===== flow/run.sh =====
#!/bin/bash
# the make line also repeats each setting of config.mk as NAME=value (left out here)
make -C /OpenROAD-flow-scripts/flow DESIGN_CONFIG=/design/flow/config.mk WORK_HOME=/design/flow/orfs CLKGATE_MAP_FILE= finish

===== flow/config.mk =====
export PLATFORM = sky130hd
export DESIGN_NAME = CONV
export DESIGN_NICKNAME = CONV
export VERILOG_FILES = /design/flow/design.v
export SDC_FILE = /design/flow/constraint.sdc
export NUM_CORES = 4
export LEC_CHECK = 0
export CAP_MARGIN = 20
export CORE_MARGIN = 2
export CORE_UTILIZATION = 40
export SLEW_MARGIN = 20

===== flow/constraint.sdc =====
create_clock -name core_clock -period 13.0 [get_ports {clk}]
set_input_delay 2.6000 -clock core_clock [delete_from_list [all_inputs] [get_ports {clk}]]
set_output_delay 2.6000 -clock core_clock [all_outputs]
set_load 0.01 [all_outputs]

===== flow/design.v =====
`timescale 1ns/10ps
module  CONV(
	input				clk,
	input				reset,
	output logic		busy,	
	input				ready,	
	output logic [13:0]	iaddr,
	input  		 [7:0]	idata,	
	output logic		ioe,
	output logic		wen_L0,
	output logic		oe_L0,
	output logic [13:0]	addr_L0,
	output logic [11:0] w_data_L0,
	input  		 [11:0] r_data_L0,
	output logic 		wen_L1,
	output logic		oe_L1,
	output logic [11:0]	addr_L1,
	output logic [11:0]	w_data_L1,
	input  		 [11:0]	r_data_L1,
	output logic		oe_weight,
	output logic [15:0]	addr_weight,
	input  logic signed  [7:0]  r_data_weight,
	output logic		wen_L2,
	output logic [3:0]	addr_L2,
	output logic [31:0]	w_data_L2
	);
reg [1:0] fully_flag;
reg[3:0] i0,i4,i5,i6;
reg [3:0] state,next_state;
reg [11:0] data [0:8];
reg [15:0] zero_index,addr_index0,addr_index1,addr_index2,addr_index3,addr_index4,L0_index;
reg signed [31:0] data_fully;
parameter INIT=4'd0,ADDR1=4'd1,WAIT1=4'd2,DATA_i0=4'd3,LAYER0=4'd4,ADDR2=4'd5,LAYER1=4'd6,
		  LAYER1_1=4'd7,ADDR3=4'd8,WAIT3=4'd9,LAYER2=4'd10,LAYER2_1=4'd11,FINI=4'd12;
always @(posedge clk or posedge reset ) begin
  if(reset) state<=INIT;
  else state<=next_state;
end
always @(*) begin
	case (state)
		INIT:begin
			next_state=(ready)?ADDR1:INIT;	
		end 
		ADDR1:begin
			next_state=WAIT1;
		end
		WAIT1:begin
			next_state=(fully_flag==0)?DATA_i0:(fully_flag==1)?LAYER1:LAYER2;		   
		end
		DATA_i0:begin
			next_state=(i0>=8&&zero_index==0||i0>=7&&zero_index==127||i0>=5&&zero_index==16510||
			            i0>=4&&zero_index==16637||i0>=8&&zero_index%130==0&&zero_index!=0&&zero_index!=16510||
						i5>=7&&zero_index%130==127&&zero_index!=127&&zero_index!=16637||
						i6>=8&&zero_index>0&&zero_index<127||i4>=5&&zero_index>16510&&zero_index<16637||i4>=8)?LAYER0:ADDR1;	
		end
		LAYER0:begin
			next_state=(L0_index>=16383)?ADDR2:ADDR1;
		end
		ADDR2:begin
			next_state=WAIT1;
		end
		LAYER1:begin
			next_state=(i0>=3)?LAYER1_1:ADDR2;
		end
		LAYER1_1:begin
			next_state=(addr_index1>=4095)?ADDR3:ADDR2;
		end
		ADDR3:begin
			next_state=WAIT1;
		end
		LAYER2:begin
			next_state=(addr_index2>=4095)?LAYER2_1:ADDR3;
		end
		LAYER2_1:begin
			next_state=(addr_index4>=9)?FINI:ADDR3;
		end
		FINI:begin
			next_state=INIT;
		end
		default: next_state=INIT;
	endcase
end
always @(posedge clk) begin
	case (state)
		INIT:begin
			zero_index<=16'h0;
			i0<=4'h4;
			i4<=4'h0;
			i5<=4'h0;
			i6<=4'h3;
			addr_index0<=0;
			addr_index1<=126;
			addr_index2<=0;
			addr_index3<=16128;
			addr_index4<=0;
			L0_index<=0;
			wen_L0<=0;
			ioe<=0;
			busy<=0;
			data_fully<=0;
			fully_flag<=0;
			wen_L1<=0;
			wen_L2<=0;
			oe_L0<=0;
			oe_L1<=0;
			oe_weight<=0;
		end 
		ADDR1:begin
			wen_L0<=0;
            ioe<=1;
			if (zero_index==0) begin
				if (i0==4) iaddr<=14'h0;
				else if (i0==5) iaddr<=14'h1; 
				else if (i0==7) iaddr<=14'h80;
				else iaddr<=14'h81;	
			end
			else if (zero_index==127) begin
				if (i0==3) iaddr<=14'h7E;
				else if (i0==4) iaddr<=14'h7F; 
				else if (i0==6) iaddr<=14'hFE;
				else iaddr<=14'hFF;	
			end
			else if (zero_index==16510) begin
				if (i0==1) iaddr<=14'h3F00;
				else if (i0==2) iaddr<=14'h3F01; 
				else if (i0==4) iaddr<=14'h3F80;
				else iaddr<=14'h3F81;		
			end
			else if (zero_index==16637) begin
				if (i0==0) iaddr<=14'h3F7E;
				else if (i0==1) iaddr<=14'h3F7F; 
				else if (i0==3) iaddr<=14'h3FFE;
				else iaddr<=14'h3FFF;		
			end
			else if (zero_index%130==0&&zero_index!=0&&zero_index!=16510) begin
				if (i0==1) iaddr<=addr_index0;
				else if (i0==2) iaddr<=addr_index0+1; 
				else if (i0==4) iaddr<=addr_index0+128;
				else if (i0==5) iaddr<=addr_index0+129;
				else if (i0==7) iaddr<=addr_index0+256;
				else iaddr<=addr_index0+257;
			end
			else if (zero_index%130==127&&zero_index!=127&&zero_index!=16637) begin
				if (i5==0) iaddr<=addr_index1;
				else if (i5==1) iaddr<=addr_index1+1; 
				else if (i5==3) iaddr<=addr_index1+128;
				else if (i5==4) iaddr<=addr_index1+129;
				else if (i5==6) iaddr<=addr_index1+256;
				else iaddr<=addr_index1+257;	
			end
			else if (zero_index>0&&zero_index<127) begin
				if (i6==3) iaddr<=addr_index2;
				else if (i6==4) iaddr<=addr_index2+1; 
				else if (i6==5) iaddr<=addr_index2+2;
				else if (i6==6) iaddr<=addr_index2+128;
				else if (i6==7) iaddr<=addr_index2+129;
				else iaddr<=addr_index2+130;	
			end
			else if (zero_index>16510&&zero_index<16637) begin
				if (i4==0) iaddr<=addr_index3;
				else if (i4==1) iaddr<=addr_index3+1; 
				else if (i4==2) iaddr<=addr_index3+2;
				else if (i4==3) iaddr<=addr_index3+128;
				else if (i4==4) iaddr<=addr_index3+129;
				else iaddr<=addr_index3+130;
			end
			else begin
				if (i4==0) iaddr<=addr_index4;
				else if (i4==1) iaddr<=addr_index4+1; 
				else if (i4==2) iaddr<=addr_index4+2;
				else if (i4==3) iaddr<=addr_index4+128;
				else if (i4==4) iaddr<=addr_index4+129;
				else if (i4==5) iaddr<=addr_index4+130;
				else if (i4==6) iaddr<=addr_index4+256;
				else if (i4==7) iaddr<=addr_index4+257;
				else iaddr<=addr_index4+258;	
			end
		end
		DATA_i0:begin
			if (zero_index==0) begin
				data[0]<=8'h0;
			    data[1]<=8'h0;
			    data[2]<=8'h0;
			    data[3]<=8'h0;
			    data[6]<=8'h0;
                data[i0]<=idata;
			    i0<=(i0==5)?i0+2:i0+1;	
			end
			else if (zero_index==127) begin
				data[0]<=8'h0;
			    data[1]<=8'h0;
			    data[2]<=8'h0;
			    data[5]<=8'h0;
			    data[8]<=8'h0;
                data[i0]<=idata;
			    i0<=(i0==4)?i0+2:i0+1;		
			end
			else if (zero_index==16510) begin
			    data[0]<=8'h0;
			    data[3]<=8'h0;
			    data[6]<=8'h0;
			    data[7]<=8'h0;
			    data[8]<=8'h0;
                data[i0]<=idata;
			    i0<=(i0==2)?i0+2:i0+1;	
			end
			else if (zero_index==16637) begin
				data[2]<=8'h0;
			    data[5]<=8'h0;
			    data[6]<=8'h0;
			    data[7]<=8'h0;
			    data[8]<=8'h0;
                data[i0]<=idata;
			    i0<=(i0==1)?i0+2:i0+1;
			end
			else if (zero_index%130==0&&zero_index!=0&&zero_index!=16510) begin
			   data[0]<=8'h0;
               data[3]<=8'h0;
               data[6]<=8'h0;
               data[i0]<=idata;
               i0<=(i0%3==2)?i0+2:i0+1;	
			end
			else if (zero_index%130==127&&zero_index!=127&&zero_index!=16637) begin
			    data[2]<=8'h0;
			    data[5]<=8'h0;
			    data[8]<=8'h0;
			    data[i5]<=idata;
			    i5<=(i5%3==1)?i5+2:i5+1;
			end
			else if (zero_index>0&&zero_index<127) begin
				data[0]<=8'h0;
                data[1]<=8'h0;
                data[2]<=8'h0;
                data[i6]<=idata;
                i6<=i6+1;
			end
			else if ((zero_index>16510&&zero_index<16637)) begin
				data[6]<=8'h0;
			    data[7]<=8'h0;
			    data[8]<=8'h0;
			    data[i4]<=idata;
			    i4<=i4+1;
			end
			else begin
				data[i4]<=idata;
			    i4<=i4+1;
			end	
		end
		LAYER0:begin
			if (i0>=8&&zero_index==0) begin
				i0<=3;
				zero_index<=zero_index+1;
			end
			else if (i0>=7&&zero_index==127) begin
				i0<=1;
				zero_index<=zero_index+3;
			end
			else if (i0>=5&&zero_index==16510) begin
				i0<=0;
				zero_index<=zero_index+1;
			end
			else if (i0>=4&&zero_index==16637) begin
				i0<=0;
				zero_index<=zero_index+1;
				addr_index0<=0;
				addr_index1<=0;
				addr_index2<=0;
				addr_index3<=0;
				addr_index4<=0;
			end
			else if (i0>=8&&zero_index%130==0&&zero_index!=0&&zero_index!=16510) begin
				i0<=0;
				zero_index<=zero_index+1;
				addr_index0<=addr_index0+128;
			end
			else if (i5>=7&&zero_index%130==127&&zero_index!=127&&zero_index!=16637) begin
				i5<=0;
				zero_index<=zero_index+3;
				addr_index1<=addr_index1+128;
			end
			else if (i6>=8&&zero_index>0&&zero_index<127) begin
				i6<=0;
				zero_index<=zero_index+1;
				addr_index2<=addr_index2+1;
			end
			else if (i4>=5&&zero_index>16510&&zero_index<16637) begin
				i4<=0;
				zero_index<=zero_index+1;
				addr_index3<=addr_index3+1;
			end
			else begin
				i4<=0;
				zero_index<=zero_index+1;
				addr_index4<=(addr_index4%128==125)?addr_index4+3:addr_index4+1;
			end
		    ioe<=0;
			wen_L0<=1;
			L0_index<=L0_index+1;
			addr_L0<=L0_index;
            w_data_L0<=($signed(-(data[0]<<1)+data[2]+data[4]+(data[5]<<1)+
                       data[6]+(data[7]<<1)-((data[8]<<1)+data[8]))>0)?$signed(-(data[0]<<1)+data[2]+data[4]+(data[5]<<1)+
                       data[6]+(data[7]<<1)-((data[8]<<1)+data[8])):0;
		end
        ADDR2:begin
			fully_flag<=1;
			wen_L0<=0;
			wen_L1<=0;
			oe_L0<=1;
			if(i0==0) addr_L0<=addr_index0;
			else if (i0==1) addr_L0<=addr_index0+1;
			else if (i0==2) addr_L0<=addr_index0+128;
            else addr_L0<=addr_index0+129;			
		end
		LAYER1:begin
			data[i0]<=r_data_L0;
			i0<=i0+1;
		end
		LAYER1_1:begin
			i0<=0;
			addr_index0<=(addr_index0%128==126)?addr_index0+130:addr_index0+2;
            wen_L1<=1;
			oe_L0<=0;
			addr_L1<=addr_index1;
			addr_index1<=addr_index1+1;
			w_data_L1<=(data[0]>=data[1]&&data[0]>=data[2]&&data[0]>=data[3])?data[0]:
			           (data[1]>=data[2]&&data[1]>=data[3]&&data[1]>=data[0])?data[1]:
					   (data[2]>=data[3]&&data[2]>=data[1]&&data[2]>=data[0])?data[2]:
					   (data[3]>=data[0]&&data[3]>=data[2]&&data[3]>=data[1])?data[3]:0;
		end
		ADDR3:begin
			fully_flag<=2;
			wen_L1<=0;
			wen_L2<=0;
			oe_L1<=1;
			oe_weight<=1;
			addr_L1<=addr_index2;
            addr_weight<=addr_index3;
		end
		LAYER2:begin
			data_fully<=$signed(r_data_L1)*r_data_weight+data_fully;
			addr_index2<=addr_index2+1;
			addr_index3<=addr_index3+1;
		end
		LAYER2_1:begin
			addr_index2<=0;
			oe_L1<=0;
			oe_weight<=0;
			wen_L2<=1;
			addr_L2<=addr_index4;
			w_data_L2<=(data_fully>0)?data_fully:data_fully>>>16;
			addr_index4<=addr_index4+1;
			data_fully<=32'b0;
		end
		FINI:begin
			busy<=1;
		end
		default; 
	endcase
end
endmodule

==> run notes, run 1 <==
flow finished, numbers: Critical R2R Launch zero_index[13], Hold EP state[5], post-cts hold-fix buffer tally 0, Setup crit end i0[1], RSZ-0062 raised after global routing false, outcome complete, no violations, post-DR wirelength/cell 19.6 um, Hold Path Origin fully_flag[2], fmax 82.2 MHz, Placed Instance Area 0.0392 mm2, Vias/cell 5.68, TritonRoute pass-1 iters 6, via count 30,500, Max-slew headroom slightly below 30%, Area Growth Syn to Fin 12.9%, tool warnings 63, Root Buffer clkbuf_16, post-synthesis chip area from yosys around 0.036 mm2, clk latency late pin 0.62 ns, CTS tree yes, Cells after DPL between 5,000 and 6,000, WL final between 100 and 150 mm, final-report max-slew violation count 0, clk pwr ~1.4 mW, combinational cell power about 1.4 mW, Design Area, Final 0.0411 mm2, Sw Pwr 1.36 mW, met3 Track Usage GR 2.16%, fin cells 5,375, Peak VDD IR 77.8 uV, Min-Delay Path Depth 1, Worst R2R Setup Slack 0.84 ns, hold slack 0.440 ns, PortBufs about 170, P_leak 16.8 nW, period utilisation layout approximately 94%, chip width 306 um, M2 GR Usage 37.0%, Top cell area share 26.1%, Async SR Flop Fraction 3.00%, Crit path max-delay family AND-OR/OR-AND gates, DIE HEIGHT around 310 um, Cells after Synth 4,070, Adder Area Share a little under a fifth, reg2reg end i0[1], aoi share around 18%, placed wire-length estimate 79.9 mm, max incr delay on CP 0.63 ns, crit path from zero_index[13], die area 0.0934 mm2, Fill cells roughly 8,700, ant diodes 0, Finish-stage setup viols 0, grt met1 use a little under a third, CP Class reg -> reg, Post-synth regs 400, # clock sinks roughly 400, Seq power 1.46 mW, Hold Violations, Final 0, Clock Tree Buf Depth 3, cell mode on critical path ha_1, total congestion overflow 0, synthesis warning total 1, Main power group sequential cells, Sequential Power Share between 30% and 40%, cells on worst reg2reg path 46, Crit Path Max Fanout 14, Place WS -0.0443 ns, Clk network pwr share 32.2%, CP Capture Type flop, routability cong. 0.915, Max Clock Skew 0.0418 ns, Synth Flop Type edfxtp_1, setup_tns 0 ns, number of global-route vias before repair 29,600, mux frac, synth 2.07%, row count 110, antenna-violating nets left 0, Basic Gates by Area about a fifth, distinct lib cells between 100 and 150, Initial Util 40.4%, max_cap viols 0, cell type with the largest total area edfxtp_1, Hold/Removal Path Class reg -> reg, NumNets Final 4,631, post-synthesis sequential area ratio 30.9%, Crit path buffers/inverters 3, initial DRC count around 2,900, Req. time, crit path 13.36 ns, main logic family after synthesis adder cells, core area 0.0901 mm2, CP startpoint kind flop, CTS H-tree lvls 2, setup ws final 0.835 ns, largest net degree at the start of global routing 38, WP data arrival 12.53 ns, top cells by count, synth 377 x nor2_1, 367 x inv_1, 316 x edfxtp_1, 310 x nand2_1, 298 x a21oi_1, min Tclk post-route 12.16 ns, I/O pins between 150 and 200, sw frac 32.0%, count leader, synth nor2_1, top cells by area edfxtp_1 26%, fa_1 11%, ha_1 7.5%, CP max stage cell a221oi_1, Pint 2.90 mW, first-pass GRT wire length 168 mm, Most Crowded Layer GR met2, Residual DRC 0, Comb power frac about a third, Worst-path clk slew roughly 0.080 ns, TritonCTS buffer count 45, Worst-Margin Slew roughly 1.1 ns, Mean Syn Cell Area 8.94 um2, number of enable flip-flop cells 316, synthesized area between 0.03 and 0.04 mm2, Total Routing Usage GR 22.3%, yosys cell count 4,070, initial antenna violation count 0, critical path depth 46, Power Density 104 mW/mm2, xor+xnor area frac 5.41%, Net Count, Synth 4,539
[metrics by stage]
stage               util, %  power [mW]
floorplan                 -        2.63
global placement       43.5        2.89
detailed placement     43.5        2.93
CTS                    45.3        4.32
global route           45.6        4.61
finish                 45.6        4.27
[area by class of cell]
| class | count | area, um2 | area share, % |
|---|---|---|---|
| Timing Repair Buffer | 248 | 2280 | 5.55 |
| Clock inverter | 23 | 322 | 0.783 |
| Multi-Input combinational cell | 3094 | 23100 | 56.3 |
| Sequential cell | 400 | 11200 | 27.4 |
| Inverter | 373 | 1400 | 3.41 |
| Clock buffer | 61 | 1250 | 3.04 |
| Tap cell | 1176 | 1470 | 3.58 |
[what timing repair did]
action | CTS | global route
setup buffers | 0 | 12
pin swaps | 0 | 8
resized | 1 | 28
setup endpoints to repair | 1 | 68
[layer usage]
| metal | routed length, um | up-vias |
|---|---|---|
| met4 | 3230 | 0 |
| met2 | 49200 | 909 |
| li1 | - | 14600 |
| met3 | 4730 | 179 |
| met1 | 48200 | 14800 |
| met5 | 0 | - |
==> run 2: changes to the inputs <==
clock period = 7.45 ns   (was 13.0 ns; I/O delays follow)
==> run 2 against run 1 <==
Against the previous run: largest cell class unchanged; die area stayed put; critical path type unchanged; combinational power is 130% higher; via count is 7.6% higher; now fails the layout checks on setup timing; synthesized cell count stayed put; sequential share of layout area is 3.3 points lower.
==> run notes, run 2 <==
flow finished, numbers: Mean Syn Cell Area 8.94 um2 (unchanged), reg2reg end i0[0], yosys cell count 4,070 (unchanged), post-synthesis sequential area ratio 30.9% (unchanged), number of enable flip-flop cells 316 (unchanged), CP Capture Type flop, SO Viols setup timing, WL final 117 mm (+11%), Comb power frac 38.9% (+5.4 points), Main power group combinational logic, cell type with the largest total area edfxtp_1, Hold EP state[5], distinct lib cells 117 (unchanged), crit path from zero_index[14], CP Class reg -> reg, initial DRC count 2,371 (-17%), Crit path buffers/inverters 4 (+1), CP startpoint kind flop, Critical R2R Launch zero_index[14], sw frac 30.7% (-1.2 points), Sw Pwr 2.57 mW (+89%), period utilisation layout 146% (+52 points), Post-synth regs 400 (unchanged), post-cts hold-fix buffer tally 0 (unchanged), antenna-violating nets left 0 (unchanged), top cells by count, synth 377 x nor2_1, 367 x inv_1, 316 x edfxtp_1, 310 x nand2_1, 298 x a21oi_1, Area Growth Syn to Fin 28.6%, tool warnings 66 (+4.8%), # clock sinks 400 (unchanged), synthesis warning total 1 (unchanged), Root Buffer clkbuf_16, clk pwr 2.57 mW (+86%), WP data arrival 11.25 ns (-1.28 ns), number of global-route vias before repair 32,700 (+10%), routability cong. 0.925 (+1.1%), Peak VDD IR 215 uV (+180%), Vias/cell 5.58 (-1.7%), initial antenna violation count 1 (+1), setup_tns -653.34 ns (-653.34 ns), NumNets Final 5,139 (+11%), grt met1 use 33.4% (+2.6 points), Seq power 2.55 mW (+75%), count leader, synth nor2_1, combinational cell power 3.25 mW (+130%), Basic Gates by Area 18.8% (unchanged), first-pass GRT wire length 185 mm (+10%), Total Routing Usage GR 24.8% (+2.5 points), ant diodes 0 (unchanged), top cells by area edfxtp_1 26%, fa_1 11%, ha_1 7.5%, P_leak 19.7 nW (+18%), RSZ-0062 raised after global routing true, aoi share 17.7% (unchanged), post-synthesis chip area from yosys 0.0364 mm2 (unchanged), Max Clock Skew 0.0378 ns (-0.00399 ns), xor+xnor area frac 5.41% (unchanged), Cells after Synth 4,070 (unchanged), M2 GR Usage 41.2% (+4.2 points), Power Density 179 mW/mm2 (+72%), Hold Violations, Final 0 (unchanged), Crit path max-delay family simple AND/OR/NAND/NOR gates, Max-slew headroom 27.2% (-2.1 points), max_cap viols 0 (unchanged), Pint 5.80 mW (+100%), met3 Track Usage GR 3.22% (+1.1 points), Worst-path clk slew 0.07 ns (about the same), Adder Area Share 19.0% (unchanged), Setup crit end i0[0], mux frac, synth 2.07% (unchanged), Net Count, Synth 4,539 (unchanged), clk latency late pin 0.62 ns (about the same), via count 32,800 (+7.6%), PortBufs 166 (unchanged), Hold/Removal Path Class reg -> reg, placed wire-length estimate 87.9 mm (+10%), final-report max-slew violation count 0 (unchanged), fmax 91.9 MHz (+12%), outcome finished with violations, main logic family after synthesis adder cells, cells on worst reg2reg path 45 (-2.2%), core area 0.0901 mm2 (unchanged), CTS H-tree lvls 2 (unchanged), I/O pins 167 (unchanged), critical path depth 45 (-2.2%), Synth Flop Type edfxtp_1, Clk network pwr share 30.7% (-1.5 points), Most Crowded Layer GR met2, Req. time, crit path 7.82 ns (-5.54 ns), max incr delay on CP 0.55 ns (-0.08 ns), Worst R2R Setup Slack -3.43 ns (-4.27 ns), Clock Tree Buf Depth 3 (unchanged), row count 110 (unchanged), chip width 306 um (unchanged), total congestion overflow 0 (unchanged), die area 0.0934 mm2 (unchanged), Crit Path Max Fanout 7 (-7), Hold Path Origin fully_flag[2], Finish-stage setup viols 267 (+267), Fill cells 8,255 (-4.9%), Residual DRC 0 (unchanged), largest net degree at the start of global routing 39 (+2.6%), Placed Instance Area 0.0434 mm2 (+11%), Worst-Margin Slew 1.09 ns (+0.0275 ns), Async SR Flop Fraction 3.00% (unchanged), Initial Util 40.4% (unchanged), TritonRoute pass-1 iters 6 (unchanged), min Tclk post-route 10.88 ns (-1.28 ns), post-DR wirelength/cell 19.9 um (+1.3%), setup ws final -3.43 ns (-4.27 ns), synthesized area 0.0364 mm2 (unchanged), TritonCTS buffer count 46 (+2.2%), Top cell area share 26.1% (unchanged), Min-Delay Path Depth 1 (unchanged), DIE HEIGHT 306 um (unchanged), CTS tree yes, CP max stage cell or4_4, Design Area, Final 0.0468 mm2 (+14%), Sequential Power Share 30.4% (-3.8 points)
==> run 2: area by class of cell <==
class | count | area, um2 | share of cell area, %
well taps | 1176 | 1470 | 3.15
clock inverters | 34 | 464 | 0.992
multi-input cells | 3103 | 24500 | 52.3
flip-flops and latches | 400 | 11200 | 24.0
clock buffers | 52 | 1240 | 2.65
repair buffers | 746 | 6480 | 13.8
inverters | 373 | 1410 | 3.00
==> run 2: timing repair <==
item,CTS,global route
setup buffers,26,29
gates cloned,12,3
setup endpoints to repair,267,269
resized,113,121
pin swaps,33,45
==> run 2: routing by layer <==
| metal | routed length, um | share of wire (%) | vias to the layer above |
|---|---|---|---|
| li1 | - | - | 15600 |
| met2 | 54600 | 47 | 1034 |
| met3 | 6720 | 5.8 | 206 |
| met5 | 7 | 0.0060 | - |
| met4 | 3870 | 3.3 | 2 |
| met1 | 51700 | 44 | 15900 |
==> run 2: metrics by stage <==
stage	setup WS, ns	util [%]	cells	power, mW	hold WS, ns
final	-3.43	51.9	5884	8.38	0.451
after detailed placement	-3.47	48.2	5728	5.87	0.440
after CTS	-3.27	51.0	5852	8.48	0.446
after global placement	-3.32	48.2	5728	5.80	0.434
after global routing	-3.89	51.9	5884	8.99	0.460
after floorplan	-3.89	-	4070	4.78	0.409
==> run 3: changes to the inputs <==
CORE_UTILIZATION = 65   (was 40)
MAX_ROUTING_LAYER = met4   (was default)
clock period = 10.2 ns   (was 7.45 ns; I/O delays follow)
==> run 3 against run 2 <==
Against the previous run: the layout fails its checks (capacitance limit, slew limit, setup timing); cell area down 4.6%; global-route usage up 14 points; die area down 38%; worst hold slack better by 0.018 ns; core utilization up 29 points; count of clock-buffer cells in the layout up 2; setup slack better by 2.9 ns.
==> run notes, run 3 <==
flow finished, numbers: synthesized area 0.0364 mm2 (unchanged), Total Routing Usage GR 39.3% (+14 points), Basic Gates by Area 18.8% (unchanged), Initial Util 65.9% (+26 points), post-synthesis sequential area ratio 30.9% (unchanged), Crit Path Max Fanout 7 (unchanged), Power Density 128 mW/mm2 (-28%), Main power group combinational logic, Core Util, Final 80.9% (+29 points), PortBufs 166 (unchanged), min Tclk post-route 10.77 ns (-0.108 ns), Min-Delay Path Depth 1 (unchanged), initial antenna violation count 1 (unchanged), CP max stage cell a2111o_1, row count 86 (-22%), top cells by count, synth 377 x nor2_1, 367 x inv_1, 316 x edfxtp_1, 310 x nand2_1, 298 x a21oi_1, fmax 92.8 MHz (+1.0%), Hold Path Origin fully_flag[2], Residual DRC 0 (unchanged), clk pwr 1.79 mW (-30%), count leader, synth nor2_1, Area Growth Syn to Fin 22.7%, NumNets Final 4,988 (-2.9%), largest net degree at the start of global routing 49 (+26%), Hold/Removal Path Class reg -> reg, Seq power 1.86 mW (-27%), cell type with the largest total area edfxtp_1, TritonRoute pass-1 iters 7 (+1), tool warnings 69 (+4.5%), cells on worst reg2reg path 46 (+2.2%), Req. time, crit path 10.55 ns (+2.73 ns), Adder Area Share 19.0% (unchanged), Crit path buffers/inverters 4 (unchanged), I/O pins 167 (unchanged), Worst R2R Setup Slack -0.57 ns (+2.86 ns), max incr delay on CP 0.45 ns (-0.10 ns), critical path depth 46 (+2.2%), top cells by area edfxtp_1 26%, fa_1 11%, ha_1 7.5%, SO Viols capacitance limit, slew limit, setup timing, synthesis warning total 1 (unchanged), WL final 119 mm (+1.6%), Placed Instance Area 0.0413 mm2 (-4.8%), Async SR Flop Fraction 3.00% (unchanged), CTS H-tree lvls 2 (unchanged), antenna-violating nets left 0 (unchanged), yosys cell count 4,070 (unchanged), Mean Syn Cell Area 8.94 um2 (unchanged), post-synthesis chip area from yosys 0.0364 mm2 (unchanged), die area 0.0579 mm2 (-38%), Sw Pwr 1.88 mW (-27%), Cells after Synth 4,070 (unchanged), Sequential Power Share 32.5% (+2.1 points), clk latency late pin 0.62 ns (about the same), aoi share 17.7% (unchanged), Top cell area share 26.1% (unchanged), Max-slew headroom -4.76% (-32 points), Fill cells 3,497 (-58%), TritonCTS buffer count 45 (-2.2%), routability cong. 1.00 (+8.2%), CP Capture Type flop, max_cap viols 1 (+1), chip width 241 um (-21%), first-pass GRT wire length 174 mm (-5.7%), DIE HEIGHT 241 um (-21%), Hold EP state[5], period utilisation layout 106% (-40 points), WP data arrival 11.13 ns (-0.12 ns), Net Count, Synth 4,539 (unchanged), via count 34,500 (+5.3%), Worst-Margin Slew 1.57 ns (+0.483 ns), Pint 3.84 mW (-34%), mux frac, synth 2.07% (unchanged), final-report max-slew violation count 12 (+12), setup_tns -4.17 ns (+649.18 ns), combinational cell power 2.07 mW (-36%), Max Clock Skew 0.0509 ns (+0.0131 ns), Critical R2R Launch zero_index[14], Worst-path clk slew 0.07 ns (about the same), distinct lib cells 117 (unchanged), Crit path max-delay family simple AND/OR/NAND/NOR gates, CTS tree yes, Place WS -0.705 ns (+2.77 ns), outcome finished with violations, total congestion overflow 0 (unchanged), Setup crit end i0[0], Hold Violations, Final 0 (unchanged), core area 0.0552 mm2 (-39%), reg2reg end i0[0], initial DRC count 4,451 (+88%), Post-synth regs 400 (unchanged), crit path from zero_index[14], Finish-stage setup viols 12 (-96%), Root Buffer clkbuf_16, CP Class reg -> reg, number of global-route vias before repair 32,600 (-0.32%), Design Area, Final 0.0446 mm2 (-4.6%), CP startpoint kind flop, cell mode on critical path or3_4, xor+xnor area frac 5.41% (unchanged), Synth Flop Type edfxtp_1, Comb power frac 36.1% (-2.8 points), setup ws final -0.573 ns (+2.86 ns), RSZ-0062 raised after global routing true, number of enable flip-flop cells 316 (unchanged), ant diodes 0 (unchanged), # clock sinks 400 (unchanged), Clk network pwr share 31.3% (+0.6 points), post-DR wirelength/cell 22.4 um (+13%), Clock Tree Buf Depth 3 (unchanged), main logic family after synthesis adder cells, Peak VDD IR 169 uV (-21%), Vias/cell 6.51 (+17%), placed wire-length estimate 82.7 mm (-5.9%), sw frac 32.9% (+2.2 points), P_leak 19.0 nW (-3.8%)
run 3: final cells by class:
type,count,area [um2],share of cell area [%]
Tap cell,748,936,2.10
Clock buffer,54,1210,2.71
Inverter,373,1400,3.14
Clock inverter,29,384,0.861
Multi-Input combinational cell,3100,24300,54.4
Sequential cell,400,11200,25.2
Timing Repair Buffer,599,5180,11.6
run 3: metal layers:
metal / routed length, um / vias to the layer above / global-route usage, %
met5: 0 / - / -
met1: 45500 / 16500 / 52.1
met2: 55600 / 2225 / 63.0
met4: 5460 / 0 / 12.6
li1: - / 15300 / -
met3: 12100 / 483 / 5.00
run 3: what timing repair did:
item	4_1_cts	5_1_grt
resized	58	210
gates cloned	1	9
pin swaps	40	65
hold buffers	0	0
buffers inserted	24	26
setup endpoints to repair	13	238
run 3: stage by stage:
stage                     hold WS [ns]  instances  total power [mW]
final                            0.470       5303              5.72
after global routing             0.488       5303              6.02
after CTS                        0.456       5269              5.61
after detailed placement         0.440       5163              3.81
after global placement           0.429       5163              3.71
after floorplan                  0.409       4070              3.35
==> run 4: changes to the inputs <==
ABC_AREA = 0   (was default)
CAP_MARGIN = 30   (was 20)
CORE_ASPECT_RATIO = 1.9   (was default)
CORE_UTILIZATION = 49   (was 65)
CTS_CLUSTER_SIZE = 15   (was default)
GPL_TIMING_DRIVEN = 0   (was default)
HOLD_SLACK_MARGIN = 0.22   (was default)
MAX_ROUTING_LAYER = default   (was met4)
PLACE_DENSITY_LB_ADDON = 0.26   (was default)
SETUP_SLACK_MARGIN = 3.31   (was default)
TNS_END_PERCENT = 40   (was default)
clock period = 18.9 ns   (was 10.2 ns; I/O delays follow)
==> run 4 against run 3 <==
Against the previous run: the run now finishes clean; die area up 32%; core utilization down 25 points; final cell count up 0.17%; register-to-register slack better by 4.7 ns; first-iteration DRC count down 52%; combinational power down 52%; routed wire length up 6.5%.
==> run notes, run 4 <==
flow finished, numbers: DIE HEIGHT 380 um (+58%), CP startpoint kind flop, reg2reg end i0[0], Crit path max-delay family AND-OR/OR-AND gates, setup_tns 0 ns (+4.17 ns), setup ws final 4.10 ns (+4.67 ns), Setup crit end i0[0], TritonCTS buffer count 42 (-6.7%), initial antenna violation count 1 (unchanged), Worst R2R Setup Slack 4.10 ns (+4.67 ns), period utilisation layout 78.3% (-27 points), Critical R2R Launch zero_index[12], Finish-stage setup viols 0 (-12), critical path depth 50 (+8.7%), Clock Tree Buf Depth 3 (unchanged), Total Routing Usage GR 32.6% (-6.6 points), Mean Syn Cell Area 8.94 um2 (unchanged), Placed Instance Area 0.0395 mm2 (-4.5%), crit path from zero_index[12], core area 0.0735 mm2 (+33%), ant diodes 0 (unchanged), Vias/cell 6.10 (-6.4%), max_cap viols 0 (-1), Design Area, Final 0.0411 mm2 (-7.8%), count leader, synth nor2_1, fmax 67.6 MHz (-27%), number of enable flip-flop cells 316 (unchanged), aoi share 17.7% (unchanged), cell type with the largest total area edfxtp_1, Residual DRC 0 (unchanged), WP data arrival 15.08 ns (+3.95 ns), P_leak 16.7 nW (-12%), initial DRC count 2,133 (-52%), Sequential Power Share 35.0% (+2.5 points), RSZ-0062 raised after global routing false, NumNets Final 4,774 (-4.3%), Crit Path Max Fanout 10 (+3), max incr delay on CP 0.66 ns (+0.21 ns), Post-synth regs 400 (unchanged), Pint 1.93 mW (-50%), Final Power 2.87 mW (-50%), # clock sinks 400 (unchanged), Hold EP addr_L2[3], Cells after Synth 4,070 (unchanged), Worst-Margin Slew 1.10 ns (-0.471 ns), top cells by count, synth 377 x nor2_1, 367 x inv_1, 316 x edfxtp_1, 310 x nand2_1, 298 x a21oi_1, die area 0.0766 mm2 (+32%), clk pwr 872 uW (-51%), Top cell area share 26.1% (unchanged), top cells by area edfxtp_1 26%, fa_1 11%, ha_1 7.5%, first-pass GRT wire length 191 mm (+9.3%), Crit path buffers/inverters 8 (+4), Worst-path clk slew 0.06 ns (about the same), Min-Delay Path Depth 0 (-1), Net Count, Synth 4,539 (unchanged), Cells after DPL 5,221 (+1.1%), yosys cell count 4,070 (unchanged), Seq power 1.00 mW (-46%), Comb power frac 34.7% (-1.4 points), I/O pins 167 (unchanged), final-report max-slew violation count 0 (-12), xor+xnor area frac 5.41% (unchanged), CP Capture Type flop, outcome complete, no violations, Main power group sequential cells, number of global-route vias before repair 32,900 (+0.92%), Sw Pwr 937 uW (-50%), Fill cells 6,744 (+93%), Req. time, crit path 19.18 ns (+8.63 ns), PortBufs 166 (unchanged), post-DR wirelength/cell 23.8 um (+6.3%), Max Clock Skew 0.0313 ns (-0.0196 ns), TritonRoute pass-1 iters 6 (-1), clk latency late pin 0.62 ns (about the same), tool warnings 63 (-8.7%), fin cells 5,312 (+0.17%), placed wire-length estimate 101 mm (+22%), chip width 202 um (-16%), synthesis warning total 1 (unchanged), distinct lib cells 117 (unchanged), hold slack 0.473 ns (+0.00267 ns), antenna-violating nets left 0 (unchanged), Async SR Flop Fraction 3.00% (unchanged), total congestion overflow 0 (unchanged), Power Density 69.8 mW/mm2 (-46%), largest net degree at the start of global routing 36 (-27%), Initial Util 49.5% (-16 points), CP max stage cell or4_1, min Tclk post-route 14.80 ns (+4.03 ns), CTS H-tree lvls 2 (unchanged), Root Buffer clkbuf_16, combinational cell power 995 uW (-52%), WL final 126 mm (+6.5%), Area Growth Syn to Fin 13.1%, post-synthesis sequential area ratio 30.9% (unchanged), routability cong. 1.03 (+3.1%), Basic Gates by Area 18.8% (unchanged), Peak VDD IR 75.7 uV (-55%), main logic family after synthesis adder cells, Core Util, Final 56.0% (-25 points), via count 32,400 (-6.2%), row count 137 (+59%), Clk network pwr share 30.4% (-0.9 points), mux frac, synth 2.07% (unchanged), cells on worst reg2reg path 50 (+8.7%), CTS tree yes, Max-slew headroom 25.5% (+30 points), Place WS 2.82 ns (+3.53 ns), Hold Path Origin addr_index4[3], Synth Flop Type edfxtp_1, Hold Violations, Final 0 (unchanged), CP Class reg -> reg, post-cts hold-fix buffer tally 0 (unchanged), synthesized area 0.0364 mm2 (unchanged), Adder Area Share 19.0% (unchanged), sw frac 32.6% (-0.27 points), Hold/Removal Path Class reg -> reg, post-synthesis chip area from yosys 0.0364 mm2 (unchanged)
[run 4: cell type report]
cell class                      count  area (um2)  area share [%]
Multi-Input combinational cell   3094       23100            56.2
Timing Repair Buffer              191        1940            4.71
Clock inverter                     20         213           0.517
Inverter                          373        1400            3.40
Tap cell                          973        1220            2.96
Buffer                            203         811            1.97
Sequential cell                   400       11200            27.3
Clock buffer                       58        1200            2.93
[run 4: repair_timing]
action	in CTS	in global routing
gates resized	4	29
setup buffers	1	7
pin swaps	1	5
endpoints found under the setup margin	2	10
[run 4: routing by layer]
layer	up-vias	wire length, um	GRT usage [%]
met5	-	15	0
met1	15600	40200	30.2
met4	2	13500	29.2
met3	559	6540	5.26
met2	1377	66100	60.7
li1	14900	-	-
==> run 5: changes to the inputs <==
CAP_MARGIN = 0   (was 30)
CELL_PAD_IN_SITES_DETAIL_PLACEMENT = 2   (was default)
CTS_CLUSTER_SIZE = 24   (was 15)
TNS_END_PERCENT = 80   (was 40)
==> run 5 against run 4 <==
Against the previous run: the run now fails in 4_1_cts; die area unchanged; synthesized area did not move; synthesized cell count is the same.
==> run notes, run 5 <==
run results: DIE HEIGHT 380 um (unchanged), row count 137 (unchanged), outcome aborted with a tool error, Cells after Synth 4,070 (unchanged), mux frac, synth 2.07% (unchanged), Synth Flop Type edfxtp_1, aoi share 17.7% (unchanged), top cells by count, synth 377 x nor2_1, 367 x inv_1, 316 x edfxtp_1, 310 x nand2_1, 298 x a21oi_1, Error [ERROR DPL-0033] detailed placement checks failed during check placement., die area 0.0766 mm2 (unchanged), Post-synth regs 400 (unchanged), post-synthesis chip area from yosys 0.0364 mm2 (unchanged), routability cong. 1.03 (unchanged), distinct lib cells 117 (unchanged), I/O pins 167 (unchanged), cell type with the largest total area edfxtp_1, core area 0.0735 mm2 (unchanged), placed wire-length estimate 165 mm (+64%), synthesis warning total 1 (unchanged), Mean Syn Cell Area 8.94 um2 (unchanged), Top cell area share 26.1% (unchanged), Async SR Flop Fraction 3.00% (unchanged), Placed Instance Area 0.0394 mm2 (-0.17%), Basic Gates by Area 18.8% (unchanged), number of enable flip-flop cells 316 (unchanged), synthesized area 0.0364 mm2 (unchanged), chip width 202 um (unchanged), Initial Util 49.5% (unchanged), Net Count, Synth 4,539 (unchanged), post-synthesis sequential area ratio 30.9% (unchanged), xor+xnor area frac 5.41% (unchanged), Stop stage 4_1_cts, PortBufs 166 (unchanged), top cells by area edfxtp_1 26%, fa_1 11%, ha_1 7.5%, Adder Area Share 19.0% (unchanged), main logic family after synthesis adder cells, yosys cell count 4,070 (unchanged), count leader, synth nor2_1
## run 5: metrics by stage
stage          util, %  cells  total power [mW]  setup WS [ns]
2_1_floorplan        -   4070              1.81           6.37
3_3_place_gp      53.4   5209              1.98           2.92
3_5_place_dp      53.6   5216              2.29           1.22
==> run 6: changes to the inputs <==
ABC_AREA = default   (was 0)
CAP_MARGIN = 20   (was 0)
CELL_PAD_IN_SITES_DETAIL_PLACEMENT = default   (was 2)
CORE_ASPECT_RATIO = default   (was 1.9)
CORE_UTILIZATION = 44   (was 49)
CTS_CLUSTER_SIZE = default   (was 24)
GPL_TIMING_DRIVEN = default   (was 0)
HOLD_SLACK_MARGIN = default   (was 0.22)
PLACE_DENSITY_LB_ADDON = default   (was 0.26)
SETUP_SLACK_MARGIN = default   (was 3.31)
TNS_END_PERCENT = default   (was 80)
clock period = 6.89 ns   (was 18.9 ns; I/O delays follow)
==> run 6 against run 5 <==
Against the previous run: synthesized cell count did not move; now fails the layout checks on setup timing; die area grew 11%; synthesized area stayed put.
==> run notes, run 6 <==
flow finished, numbers: aoi share 17.7% (unchanged), Total Routing Usage GR 26.5%, top cells by area edfxtp_1 26%, fa_1 11%, ha_1 7.5%, initial antenna violation count 1, Worst-path clk slew 0.06 ns, Root Buffer clkbuf_16, Worst-Margin Slew 1.07 ns, Synth Flop Type edfxtp_1, Max-slew headroom 28.5%, PortBufs 166 (unchanged), synthesis warning total 1 (unchanged), Pint 6.24 mW, combinational cell power 3.61 mW, Area Growth Syn to Fin 26.3%, Critical R2R Launch zero_index[14], post-cts hold-fix buffer tally 0, Comb power frac 39.8%, Basic Gates by Area 18.8% (unchanged), Main power group combinational logic, final-report max-slew violation count 0, I/O pins 167 (unchanged), Max Clock Skew 0.0465 ns, NumNets Final ~5,100, DIE HEIGHT 292 um (-23%), xor+xnor area frac 5.41% (unchanged), Mean Syn Cell Area 8.94 um2 (unchanged), Sw Pwr 2.83 mW, CTS H-tree lvls 2, max incr delay on CP 0.55 ns, tool warnings 66, Clk network pwr share 29.8%, WP data arrival ~11 ns, core area 0.0820 mm2 (+11%), initial DRC count 2,632, antenna-violating nets left 0, reg2reg end i0[2], Finish-stage setup viols between 200 and 300, post-synthesis chip area from yosys 0.0364 mm2 (unchanged), Peak VDD IR 245 uV, RSZ-0062 raised after global routing true, via count about 33,000, CP Class reg -> reg, die area 0.0850 mm2 (+11%), crit path from zero_index[14], Setup crit end i0[2], fmax 92.1 MHz, cells on worst reg2reg path around 46, critical path depth 46, TritonRoute pass-1 iters 6, setup_tns -777.82 ns, distinct lib cells 117 (unchanged), Crit path max-delay family simple AND/OR/NAND/NOR gates, post-DR wirelength/cell 19.7 um, yosys cell count 4,070 (unchanged), CP startpoint kind flop, Req. time, crit path 7.25 ns, Sequential Power Share approximately 30%, clk latency late pin roughly 0.64 ns, Seq power around 2.8 mW, setup ws final -3.97 ns, total congestion overflow 0, Crit path buffers/inverters 6, # clock sinks 400, Min-Delay Path Depth 1, Initial Util 44.4% (-5.1 points), Hold/Removal Path Class reg -> reg, Vias/cell 5.69, outcome finished with violations, Hold Violations, Final 0, chip width 292 um (+45%), placed wire-length estimate 85.7 mm (-48%), Hold EP state[5], Power Density 197 mW/mm2, routability cong. 0.912 (-12%), Worst R2R Setup Slack -3.97 ns, count leader, synth nor2_1, mux frac, synth 2.07% (unchanged), Adder Area Share 19.0% (unchanged), Clock Tree Buf Depth 3, Cells after Synth 4,070 (unchanged), clk pwr 2.70 mW, Top cell area share 26.1% (unchanged), synthesized area 0.0364 mm2 (unchanged), Net Count, Synth 4,539 (unchanged), sw frac 31.2%, number of enable flip-flop cells 316 (unchanged), CP Capture Type flop, row count 105 (-23%), min Tclk post-route about 11 ns, WL final approximately 110 mm, Async SR Flop Fraction 3.00% (unchanged), TritonCTS buffer count 49, Residual DRC 0, largest net degree at the start of global routing 39, P_leak 19.5 nW, CP max stage cell or4_4, first-pass GRT wire length 181 mm, Hold Path Origin fully_flag[2], SO Viols setup timing, post-synthesis sequential area ratio 30.9% (unchanged), Post-synth regs 400 (unchanged), main logic family after synthesis adder cells, Final Power 9.07 mW, number of global-route vias before repair 32,000, period utilisation layout 158%, max_cap viols 0, top cells by count, synth 377 x nor2_1, 367 x inv_1, 316 x edfxtp_1, 310 x nand2_1, 298 x a21oi_1, CTS tree yes, Crit Path Max Fanout 7, cell type with the largest total area edfxtp_1
==> run 6: layer usage <==
layer / routed length [um] / vias up / track usage, %
met5: 0 / - / 0
met4: 2880 / 0 / 6.81
met3: 6810 / 162 / 3.27
met2: 52700 / 1102 / 43.0
met1: 51300 / 15900 / 37.4
li1: - / 15600 / -
==> run 6: repair_timing <==
item / in CTS / in global routing
resized: 63 / 61
endpoints found under the setup margin: 269 / 271
pin swaps: 37 / 31
gates cloned: 3 / 0
buffers inserted: 29 / 14
==> run 6: cell type report <==
type | count | area, um2
clock inverter | 31 | 348
clock buffer | 60 | 1330
timing repair buffer | 730 | 6150
sequential | 400 | 11200
multi-input combinational | 3097 | 24100
antenna | 2 | 5.00
fill | 7489 | 36000
tap | 1070 | 1340
inverter | 373 | 1400
==> run 6: metrics by stage <==
stage | std cells | hold slack, ns | utilization [%] | worst slack [ns] | cell area, um2
6_report | 5763 | 0.436 | 56.1 | -3.97 | 46000
5_1_grt | 5761 | 0.465 | 56.1 | -4.51 | 46000
4_1_cts | 5747 | 0.440 | 55.6 | -3.78 | 45600
3_5_place_dp | 5626 | 0.435 | 52.9 | -4.08 | 43300
3_3_place_gp | 5626 | 0.427 | 52.9 | -3.82 | 43300
2_1_floorplan | 4070 | 0.409 | - | -4.45 | 37200
==> run 7: changes to the inputs <==
CAP_MARGIN = 15   (was 20)
CELL_PAD_IN_SITES_DETAIL_PLACEMENT = 1   (was default)
CELL_PAD_IN_SITES_GLOBAL_PLACEMENT = 0   (was default)
CORE_UTILIZATION = 46   (was 44)
CTS_CLUSTER_DIAMETER = 29   (was default)
CTS_CLUSTER_SIZE = 39   (was default)
GPL_ROUTABILITY_DRIVEN = 0   (was default)
GPL_TIMING_DRIVEN = 0   (was default)
HOLD_SLACK_MARGIN = 0.27   (was default)
MAX_ROUTING_LAYER = met4   (was default)
MIN_ROUTING_LAYER = met2   (was default)
PLACE_DENSITY_LB_ADDON = 0.28   (was default)
SETUP_SLACK_MARGIN = 1.08   (was default)
SLEW_MARGIN = 25   (was 20)
clock period = 9.29 ns   (was 6.89 ns; I/O delays follow)
==> run 7 against run 6 <==
Against the previous run: the run now fails in 5_1_grt; synthesized area did not move; synthesized cell count did not move; die area down 4.3%.
==> run notes, run 7 <==
run results: yosys cell count 4,070 (unchanged), # clock sinks 400 (unchanged), outcome aborted with a tool error, post-cts hold-fix buffer tally 0 (unchanged), chip width 285 um (-2.2%), synthesized area 0.0364 mm2 (unchanged), I/O pins 167 (unchanged), xor+xnor area frac 5.41% (unchanged), main logic family after synthesis adder cells, Total Routing Usage GR 71.2%, total congestion overflow 200, Place WS -4.08 ns (+0.00233 ns), Post-synth regs 400 (unchanged), count leader, synth nor2_1, cell type with the largest total area edfxtp_1, post-synthesis sequential area ratio 30.9% (unchanged), aoi share 17.7% (unchanged), DIE HEIGHT 285 um (-2.2%), core area 0.0786 mm2 (-4.1%), Top cell area share 26.1% (unchanged), Initial Util 46.3% (+1.9 points), Error [ERROR GRT-0116] Global routing finished with congestion. Check the congestion regions in the DRC Viewer., mux frac, synth 2.07% (unchanged), Async SR Flop Fraction 3.00% (unchanged), Cells after Synth 4,070 (unchanged), top cells by area edfxtp_1 26%, fa_1 11%, ha_1 7.5%, top cells by count, synth 377 x nor2_1, 367 x inv_1, 316 x edfxtp_1, 310 x nand2_1, 298 x a21oi_1, TritonCTS buffer count 102 (+110%), post-synthesis chip area from yosys 0.0364 mm2 (unchanged), row count 103 (-1.9%), Root Buffer clkbuf_16, PortBufs 166 (unchanged), Clock Tree Buf Depth 3 (unchanged), die area 0.0814 mm2 (-4.3%), Net Count, Synth 4,539 (unchanged), distinct lib cells 117 (unchanged), Basic Gates by Area 18.8% (unchanged), Stop stage 5_1_grt, Placed Instance Area 0.0401 mm2 (-7.4%), Mean Syn Cell Area 8.94 um2 (unchanged), number of enable flip-flop cells 316 (unchanged), placed wire-length estimate 97.4 mm (+14%), CTS H-tree lvls 3 (+1), Synth Flop Type edfxtp_1, Adder Area Share 19.0% (unchanged), synthesis warning total 1 (unchanged)
run 7: repair_timing:
action,4_1_cts
endpoints found under the setup margin,270
setup buffers,175
pin swaps,129
cloned,11
gates resized,406
run 7: routing by layer:
metal / overflow / global-route usage, %
met1: - / -
met2: 14 / 75.3
met5: - / -
met4: 36 / 52.7
met3: 150 / 77.3
run 7: stage by stage:
| step | cells | power, mW | hold WS [ns] | utilization, % |
|---|---|---|---|---|
| after floorplan | 4070 | 3.76 | 0.409 | - |
| after global placement | 5286 | 4.08 | 0.426 | 51.0 |
| after detailed placement | 5288 | 4.33 | 0.454 | 51.1 |
| after CTS | 5667 | 8.18 | 0.457 | 60.1 |
==> run 8: changes to the inputs <==
CAP_MARGIN = 20   (was 15)
CELL_PAD_IN_SITES_DETAIL_PLACEMENT = default   (was 1)
CELL_PAD_IN_SITES_GLOBAL_PLACEMENT = default   (was 0)
CORE_ASPECT_RATIO = 0.92   (was default)
CORE_UTILIZATION = 39   (was 46)
CTS_CLUSTER_DIAMETER = 24   (was 29)
CTS_CLUSTER_SIZE = 45   (was 39)
GPL_ROUTABILITY_DRIVEN = default   (was 0)
GPL_TIMING_DRIVEN = default   (was 0)
HOLD_SLACK_MARGIN = default   (was 0.27)
MIN_ROUTING_LAYER = met1   (was met2)
PLACE_DENSITY_LB_ADDON = default   (was 0.28)
SETUP_SLACK_MARGIN = default   (was 1.08)
SLEW_MARGIN = 40   (was 25)
clock period = 6.56 ns   (was 9.29 ns; I/O delays follow)
==> run 8 against run 7 <==
Against the previous run: now fails the layout checks on setup timing; die area increased by 18%; synthesized cell count unchanged; synthesized area unchanged.
==> run notes, run 8 <==
flow finished, numbers: outcome finished with violations, SO Viols setup timing, Worst-path clk slew approximately 0.050 ns, period utilisation layout 166%, NumNets Final 5,199, critical path depth 46, reg2reg end i0[0], Sw Pwr roughly 3.6 mW, total congestion overflow 0, aoi share 17.7% (unchanged), via count 33,000, CTS H-tree lvls 3 (unchanged), post-synthesis chip area from yosys 0.0364 mm2 (unchanged), CTS tree yes, Max-slew headroom 45.8%, Mean Syn Cell Area 8.94 um2 (unchanged), Core Util, Final between 50% and 60%, Clk network pwr share 46.8%, number of enable flip-flop cells 316 (unchanged), Hold Path Origin fully_flag[2], synthesized area 0.0364 mm2 (unchanged), # clock sinks 400 (unchanged), final-report max-slew violation count 0, sw frac 28.1%, Max Clock Skew 0.0376 ns, min Tclk post-route 10.88 ns, post-DR wirelength/cell roughly 19 um, Adder Area Share 19.0% (unchanged), setup ws final -4.32 ns, top cells by area edfxtp_1 26%, fa_1 11%, ha_1 7.5%, cell type with the largest total area edfxtp_1, synthesis warning total 1 (unchanged), Initial Util 39.3% (-7.0 points), count leader, synth nor2_1, Main power group clock, Root Buffer clkbuf_16, chip width 322 um (+13%), Total Routing Usage GR 24.3%, initial DRC count roughly 2,900, row count 107 (+3.9%), clk latency late pin 0.68 ns, Req. time, crit path between 6 and 7 ns, tool warnings about 66, max_cap viols 0, CP max stage cell or4b_4, RSZ-0062 raised after global routing true, xor+xnor area frac 5.41% (unchanged), first-pass GRT wire length between 150 and 200 mm, WL final 114 mm, Final Power 12.7 mW, Worst-Margin Slew 0.813 ns, clk pwr 5.92 mW, Cells after Synth 4,070 (unchanged), Async SR Flop Fraction 3.00% (unchanged), TritonCTS buffer count 118 (+16%), Top cell area share 26.1% (unchanged), Worst R2R Setup Slack -4.32 ns, antenna-violating nets left 0, mux frac, synth 2.07% (unchanged), Crit path buffers/inverters 3, combinational cell power 3.83 mW, Seq power about 2.9 mW, Hold Violations, Final 0, Place WS -4.47 ns (-0.391 ns), Area Growth Syn to Fin 33.9%, CP startpoint kind flop, die area 0.0958 mm2 (+18%), I/O pins 167 (unchanged), cell mode on critical path or3_4, CP Capture Type flop, largest net degree at the start of global routing 38, Finish-stage setup viols 271, P_leak ~21 nW, Setup crit end i0[0], top cells by count, synth 377 x nor2_1, 367 x inv_1, 316 x edfxtp_1, 310 x nand2_1, 298 x a21oi_1, Net Count, Synth 4,539 (unchanged), main logic family after synthesis adder cells, distinct lib cells 117 (unchanged), DIE HEIGHT 297 um (+4.1%), routability cong. between 0.9 and 1, Fill cells approximately 8,400, Clock Tree Buf Depth 3 (unchanged), Crit path max-delay family AND-OR/OR-AND gates, TritonRoute pass-1 iters 6, Hold/Removal Path Class reg -> reg, Crit Path Max Fanout 7, Peak VDD IR 259 uV, CP Class reg -> reg, Vias/cell ~5.4, Sequential Power Share 23.0%, WP data arrival 11.30 ns, PortBufs 166 (unchanged), post-cts hold-fix buffer tally 0 (unchanged), setup_tns -878.20 ns, Synth Flop Type edfxtp_1, fmax 91.9 MHz, Basic Gates by Area 18.8% (unchanged), Critical R2R Launch zero_index[12], number of global-route vias before repair 32,600, Comb power frac 30.3%, yosys cell count 4,070 (unchanged), Pint 9.11 mW, placed wire-length estimate 86.9 mm (-11%), core area 0.0925 mm2 (+18%), Residual DRC 0, post-synthesis sequential area ratio 30.9% (unchanged), Post-synth regs 400 (unchanged), crit path from zero_index[12], max incr delay on CP 0.55 ns, cells on worst reg2reg path 46, Power Density 260 mW/mm2, initial antenna violation count 3, Min-Delay Path Depth 1, Hold EP state[5], ant diodes 0
-- run 8: what timing repair did --
| action | in CTS | in global routing |
|---|---|---|
| gates cloned | 0 | 1 |
| pin swaps | 13 | 39 |
| resized | 24 | 90 |
| buffers inserted | 4 | 14 |
| setup endpoints to repair | 271 | 273 |
-- run 8: area by class of cell --
cell class	instances	area (um2)	area share [%]
clock inverters	78	950	1.95
flip-flops and latches	400	11200	23.1
well taps	1253	1570	3.22
repair buffers	742	6200	12.7
clock buffers	147	3260	6.69
inverters	373	1400	2.88
multi-input cells	3095	24100	49.5
-- run 8: per-stage QoR --
| stage | hold WS, ns | cell area [um2] | cells |
|---|---|---|---|
| floorplan | 0.409 | 37200 | 4070 |
| global placement | 0.433 | 43800 | 5844 |
| detailed placement | 0.433 | 43800 | 5844 |
| CTS | 0.445 | 48200 | 6073 |
| global route | 0.482 | 48700 | 6088 |
| finish | 0.448 | 48700 | 6088 |
-- run 8: routing by layer --
| metal | vias to the layer above | share of wire, % | global-route usage, % |
|---|---|---|---|
| li1 | 15800 | - | - |
| met1 | 15900 | 45 | 32.8 |
| met2 | 1099 | 46 | 37.4 |
| met3 | 223 | 5.8 | 3.39 |
| met4 | 0 | 3.2 | 8.33 |
| met5 | - | 0 | - |
==> run 9: changes to the inputs <==
CORE_ASPECT_RATIO = default   (was 0.92)
CORE_UTILIZATION = 65   (was 39)
CTS_CLUSTER_DIAMETER = default   (was 24)
CTS_CLUSTER_SIZE = default   (was 45)
MIN_ROUTING_LAYER = default   (was met1)
SLEW_MARGIN = 20   (was 40)
clock period = 10.6 ns   (was 6.56 ns; I/O delays follow)
==> run 9 against run 8 <==
Against the previous run: still fails the layout checks on setup timing; maximum frequency shrank 0.33%; global-route usage up 14 points; synthesized area unchanged; flip-flop count did not move; clock skew fell by 0.0094 ns; combinational power decreased by 51%; sequential power decreased by 38%; final cell count decreased by 14%; sequential share of layout area increased by 2.9 points; setup slack better by 4.0 ns; core utilization up 26 points; first-iteration DRC count grew 39%; largest cell class unchanged; highest routed layer unchanged.
==> run notes, run 9 <==
flow finished, numbers: Adder Area Share 19.0% (unchanged), Fill cells 3,829 (-54%), WL final 110 mm (-3.5%), xor+xnor area frac 5.41% (unchanged), Main power group combinational logic, Req. time, crit path 10.90 ns (+3.93 ns), P_leak 18.2 nW (-12%), Sequential Power Share 34.5% (+11 points), Vias/cell 6.35 (+17%), post-cts hold-fix buffer tally 0 (unchanged), Core Util, Final 78.4% (+26 points), WP data arrival 11.22 ns (-0.08 ns), max_cap viols 0 (unchanged), Crit path max-delay family simple AND/OR/NAND/NOR gates, row count 86 (-20%), setup_tns -2.01 ns (+876.19 ns), min Tclk post-route 10.92 ns (+0.0355 ns), CP startpoint kind flop, Min-Delay Path Depth 1 (unchanged), Comb area 0.0238 mm2 (-1.3%), TritonCTS buffer count 45 (-62%), Hold EP state[5], chip width 241 um (-25%), post-DR wirelength/cell 21.0 um (+12%), Mean Syn Cell Area 8.94 um2 (unchanged), setup ws final -0.320 ns (+4.00 ns), Max-slew headroom 26.0% (-20 points), post-synthesis chip area from yosys 0.0364 mm2 (unchanged), Setup crit end i0[0], Peak VDD IR 171 uV (-34%), Post-synth regs 400 (unchanged), top cells by count, synth 377 x nor2_1, 367 x inv_1, 316 x edfxtp_1, 310 x nand2_1, 298 x a21oi_1, Total Routing Usage GR 38.6% (+14 points), clk pwr 1.54 mW (-74%), hold slack 0.467 ns (+0.0188 ns), outcome finished with violations, NumNets Final 4,923 (-5.3%), synthesized area 0.0364 mm2 (unchanged), ant diodes 0 (unchanged), Clock Tree Buf Depth 3 (unchanged), number of global-route vias before repair 32,100 (-1.5%), largest net degree at the start of global routing 49 (+29%), total congestion overflow 0 (unchanged), DIE HEIGHT 241 um (-19%), routability cong. 1.01 (+8.9%), initial DRC count 3,971 (+39%), Placed Instance Area 0.0408 mm2 (-7.0%), Finish-stage setup viols 10 (-96%), # clock sinks 400 (unchanged), die area 0.0579 mm2 (-40%), final-report max-slew violation count 0 (unchanged), antenna-violating nets left 0 (unchanged), Net Count, Synth 4,539 (unchanged), TritonRoute pass-1 iters 9 (+3), main logic family after synthesis adder cells, mux frac, synth 2.07% (unchanged), FF/Latch Area 0.0112 mm2 (about the same), number of enable flip-flop cells 316 (unchanged), aoi share 17.7% (unchanged), Sw Pwr 1.71 mW (-52%), critical path depth 47 (+2.2%), reg2reg end i0[0], I/O pins 167 (unchanged), CP Capture Type flop, CTS tree yes, PortBufs 166 (unchanged), Residual DRC 0 (unchanged), CTS H-tree lvls 2 (-1), RSZ-0062 raised after global routing true, first-pass GRT wire length 171 mm (-5.2%), Worst R2R Setup Slack -0.32 ns (+4.00 ns), period utilisation layout 103% (-63 points), Basic Gates by Area 18.8% (unchanged), count leader, synth nor2_1, SO Viols setup timing, Clk network pwr share 29.7% (-17 points), combinational cell power 1.86 mW (-51%), cell type with the largest total area edfxtp_1, synthesis warning total 1 (unchanged), fmax 91.6 MHz (-0.33%), Final Power 5.19 mW (-59%), crit path from zero_index[13], Worst-Margin Slew 1.11 ns (+0.297 ns), CP max stage cell or4b_4, Hold/Removal Path Class reg -> reg, core area 0.0552 mm2 (-40%), Worst-path clk slew 0.06 ns (about the same), via count 33,200 (+0.59%), Hold Path Origin fully_flag[2], Seq power 1.79 mW (-38%), yosys cell count 4,070 (unchanged), distinct lib cells 117 (unchanged), placed wire-length estimate 82.1 mm (-5.5%), CP Class reg -> reg, Async SR Flop Fraction 3.00% (unchanged), Cells after Synth 4,070 (unchanged), Max Clock Skew 0.0282 ns (-0.00937 ns), Pint 3.49 mW (-62%), top cells by area edfxtp_1 26%, fa_1 11%, ha_1 7.5%, Synth Flop Type edfxtp_1, Root Buffer clkbuf_16, Area Growth Syn to Fin 19.0%, Hold Violations, Final 0 (unchanged), Crit path buffers/inverters 6 (+3), sw frac 32.9% (+4.8 points), post-synthesis sequential area ratio 30.9% (unchanged), initial antenna violation count 1 (-2), Top cell area share 26.1% (unchanged), clk latency late pin 0.59 ns (-0.09 ns), Comb power frac 35.8% (+5.5 points), cells on worst reg2reg path 47 (+2.2%), Design Area, Final 0.0433 mm2 (-11%), Critical R2R Launch zero_index[13], tool warnings 68 (+3.0%), Crit Path Max Fanout 7 (unchanged), Power Density 120 mW/mm2 (-54%), max incr delay on CP 0.59 ns (+0.04 ns), Initial Util 65.9% (+27 points)
-- run 9: final cells by class --
cell class	instances	share of cell area [%]
sequential	400	25.9
tap	748	2.16
clock buffer	58	2.86
timing repair buffer	539	10.4
clock inverter	24	0.436
multi-input combinational	3095	54.9
inverter	373	3.24
-- run 9: repair_timing --
item                                    in CTS  in global routing
endpoints found under the setup margin      10                 97
pin swaps                                   52                 55
buffers inserted                            35                 24
gates resized                               60                 81
gates cloned                                 0                  1
-- run 9: stage by stage --
step / cells / setup slack, ns
after floorplan: 4070 / -0.740
after global placement: 5096 / -0.173
after detailed placement: 5096 / -0.466
after CTS: 5213 / -0.174
after global routing: 5237 / -0.704
final: 5237 / -0.320
-- run 9: metal layers --
metal	vias up	global-route usage, %	part of all wire (%)
li1	15200	-	-
met4	0	13.5	3.7
met5	-	-	0
met2	1818	60.8	47
met3	315	5.66	9.1
met1	15900	51.4	40
==> run 10: changes to the inputs <==
CORE_UTILIZATION = 71   (was 65)
HOLD_SLACK_MARGIN = -0.08   (was default)
PLACE_DENSITY_LB_ADDON = 0.24   (was default)
TNS_END_PERCENT = 5   (was default)
clock period = 9.18 ns   (was 10.6 ns; I/O delays follow)
==> run 10 against run 9 <==
Against the previous run: worst hold slack lost 0.0047 ns; clock power increased by 31%; still fails the layout checks on setup timing; clock skew rose by 0.037 ns.
==> run notes, run 10 <==
flow finished, numbers: TritonRoute pass-1 iters 28 (+19), period utilisation layout 124% (+21 points), CP max stage cell nor3b_1, routability cong. 1.03 (+2.1%), FF/Latch Area 0.0112 mm2 (unchanged), tool warnings 68 (unchanged), xor+xnor area frac 5.41% (unchanged), Worst R2R Setup Slack -2.18 ns (-1.86 ns), Hold Path Origin fully_flag[2], first-pass GRT wire length 204 mm (+19%), Critical R2R Launch zero_index[14], core area 0.0504 mm2 (-8.7%), post-DR wirelength/cell 28.6 um (+36%), met3 Track Usage GR 14.2% (+8.6 points), Min-Delay Path Depth 1 (unchanged), P_leak 19.1 nW (+4.9%), Basic Gates by Area 18.8% (unchanged), Crit path max-delay family AND-OR/OR-AND gates, combinational cell power 3.27 mW (+76%), TritonCTS buffer count 45 (unchanged), die area 0.0531 mm2 (-8.3%), Hold EP state[5], Sw Pwr 2.89 mW (+69%), Max-slew headroom 11.4% (-15 points), Finish-stage setup viols 267 (+257), Cells after Synth 4,070 (unchanged), Initial Util 72.2% (+6.3 points), Vias/cell 7.44 (+17%), aoi share 17.7% (unchanged), Comb area 0.0242 mm2 (+1.8%), max_cap viols 0 (unchanged), largest net degree at the start of global routing 48 (-2.0%), Mean Syn Cell Area 8.94 um2 (unchanged), mux frac, synth 2.07% (unchanged), Most Crowded Layer GR met2, Net Count, Synth 4,539 (unchanged), Async SR Flop Fraction 3.00% (unchanged), PortBufs 166 (unchanged), min Tclk post-route 11.36 ns (+0.440 ns), initial antenna violation count 11 (+10), setup ws final -2.18 ns (-1.86 ns), Placed Instance Area 0.0418 mm2 (+2.5%), Clock Tree Buf Depth 3 (unchanged), number of enable flip-flop cells 316 (unchanged), Comb power frac 44.5% (+8.7 points), setup_tns -209.57 ns (-207.55 ns), clk pwr 2.01 mW (+31%), Setup crit end i5[3], cell type with the largest total area edfxtp_1, M2 GR Usage 76.9% (+16 points), crit path from zero_index[14], antenna-violating nets left 0 (unchanged), max incr delay on CP 0.81 ns (+0.22 ns), outcome finished with violations, Crit path buffers/inverters 7 (+1), Sequential Power Share 28.1% (-6.4 points), initial DRC count 8,609 (+120%), Req. time, crit path 9.64 ns (-1.26 ns), critical path depth 47 (unchanged), yosys cell count 4,070 (unchanged), Seq power 2.07 mW (+16%), Main power group combinational logic, fmax 88.0 MHz (-3.9%), Hold/Removal Path Class reg -> reg, Post-synth regs 400 (unchanged), Synth Flop Type edfxtp_1, Residual DRC 0 (unchanged), number of global-route vias before repair 36,500 (+14%), Clk network pwr share 27.4% (-2.3 points), main logic family after synthesis adder cells, cell mode on critical path buf_6, Hold Violations, Final 0 (unchanged), placed wire-length estimate 88.8 mm (+8.2%), CP Class reg -> reg, Max Clock Skew 0.0653 ns (+0.0371 ns), Top cell area share 26.1% (unchanged), top cells by count, synth 377 x nor2_1, 367 x inv_1, 316 x edfxtp_1, 310 x nand2_1, 298 x a21oi_1, top cells by area edfxtp_1 26%, fa_1 11%, ha_1 7.5%, DIE HEIGHT 230 um (-4.2%), Pint 4.46 mW (+28%), sw frac 39.3% (+6.5 points), CTS H-tree lvls 2 (unchanged), Place WS -1.89 ns (-1.42 ns), post-synthesis sequential area ratio 30.9% (unchanged), RSZ-0062 raised after global routing true, reg2reg end i5[3], total congestion overflow 0 (unchanged), final-report max-slew violation count 0 (unchanged), CTS tree yes, # clock sinks 400 (unchanged), Power Density 164 mW/mm2 (+36%), Core Util, Final 89.2% (+11 points), WP data arrival 11.82 ns (+0.60 ns), cells on worst reg2reg path 47 (unchanged), count leader, synth nor2_1, post-synthesis chip area from yosys 0.0364 mm2 (unchanged), Worst-Margin Slew 1.33 ns (+0.216 ns), post-cts hold-fix buffer tally 0 (unchanged), distinct lib cells 117 (unchanged), I/O pins 167 (unchanged), synthesized area 0.0364 mm2 (unchanged), WL final 152 mm (+38%), clk latency late pin 0.65 ns (+0.06 ns), Area Growth Syn to Fin 23.6%, Design Area, Final 0.0450 mm2 (+3.8%), Adder Area Share 19.0% (unchanged), chip width 230 um (-4.2%), row count 82 (-4.7%), Worst-path clk slew 0.07 ns (about the same), Peak VDD IR 229 uV (+34%), NumNets Final 5,046 (+2.5%), Total Routing Usage GR 50.5% (+12 points), CP startpoint kind flop, Crit Path Max Fanout 8 (+1), via count 39,500 (+19%), grt met1 use 59.1% (+7.7 points), hold slack 0.462 ns (-0.00469 ns), Root Buffer clkbuf_16, synthesis warning total 1 (unchanged), Fill cells 2,157 (-44%), CP Capture Type flop, SO Viols setup timing
-- run 10: final cells by class --
class	instances	share of cell area (%)
sequential	400	25.0
tap	672	1.87
antenna	24	0.134
timing repair buffer	660	12.5
inverter	373	3.13
clock inverter	23	0.687
clock buffer	61	2.82
multi-input combinational	3097	53.9
-- run 10: timing repair --
| item | in CTS | in global routing |
|---|---|---|
| endpoints found under the setup margin | 263 | 265 |
| pin swaps | 32 | 57 |
| gates cloned | 2 | 3 |
| buffers inserted | 19 | 25 |
| resized | 104 | 159 |
-- run 10: routing by layer --
metal  share of wire (%)  up-vias  routed length [um]
met1                  31    17900               46800
met5                   0        -                   0
met4                  11        0               16500
met3                  17     1743               25300
li1                    -    15400                   -
met2                  42     4452               63200
-- run 10: metrics by stage --
step / power (mW) / cells
after floorplan: 3.72 / 4070
after global placement: 4.26 / 5154
after detailed placement: 4.56 / 5154
after CTS: 6.69 / 5258
after global routing: 7.47 / 5304
final: 7.35 / 5310
No activity file was given, so power comes from the tool's default toggle rates.
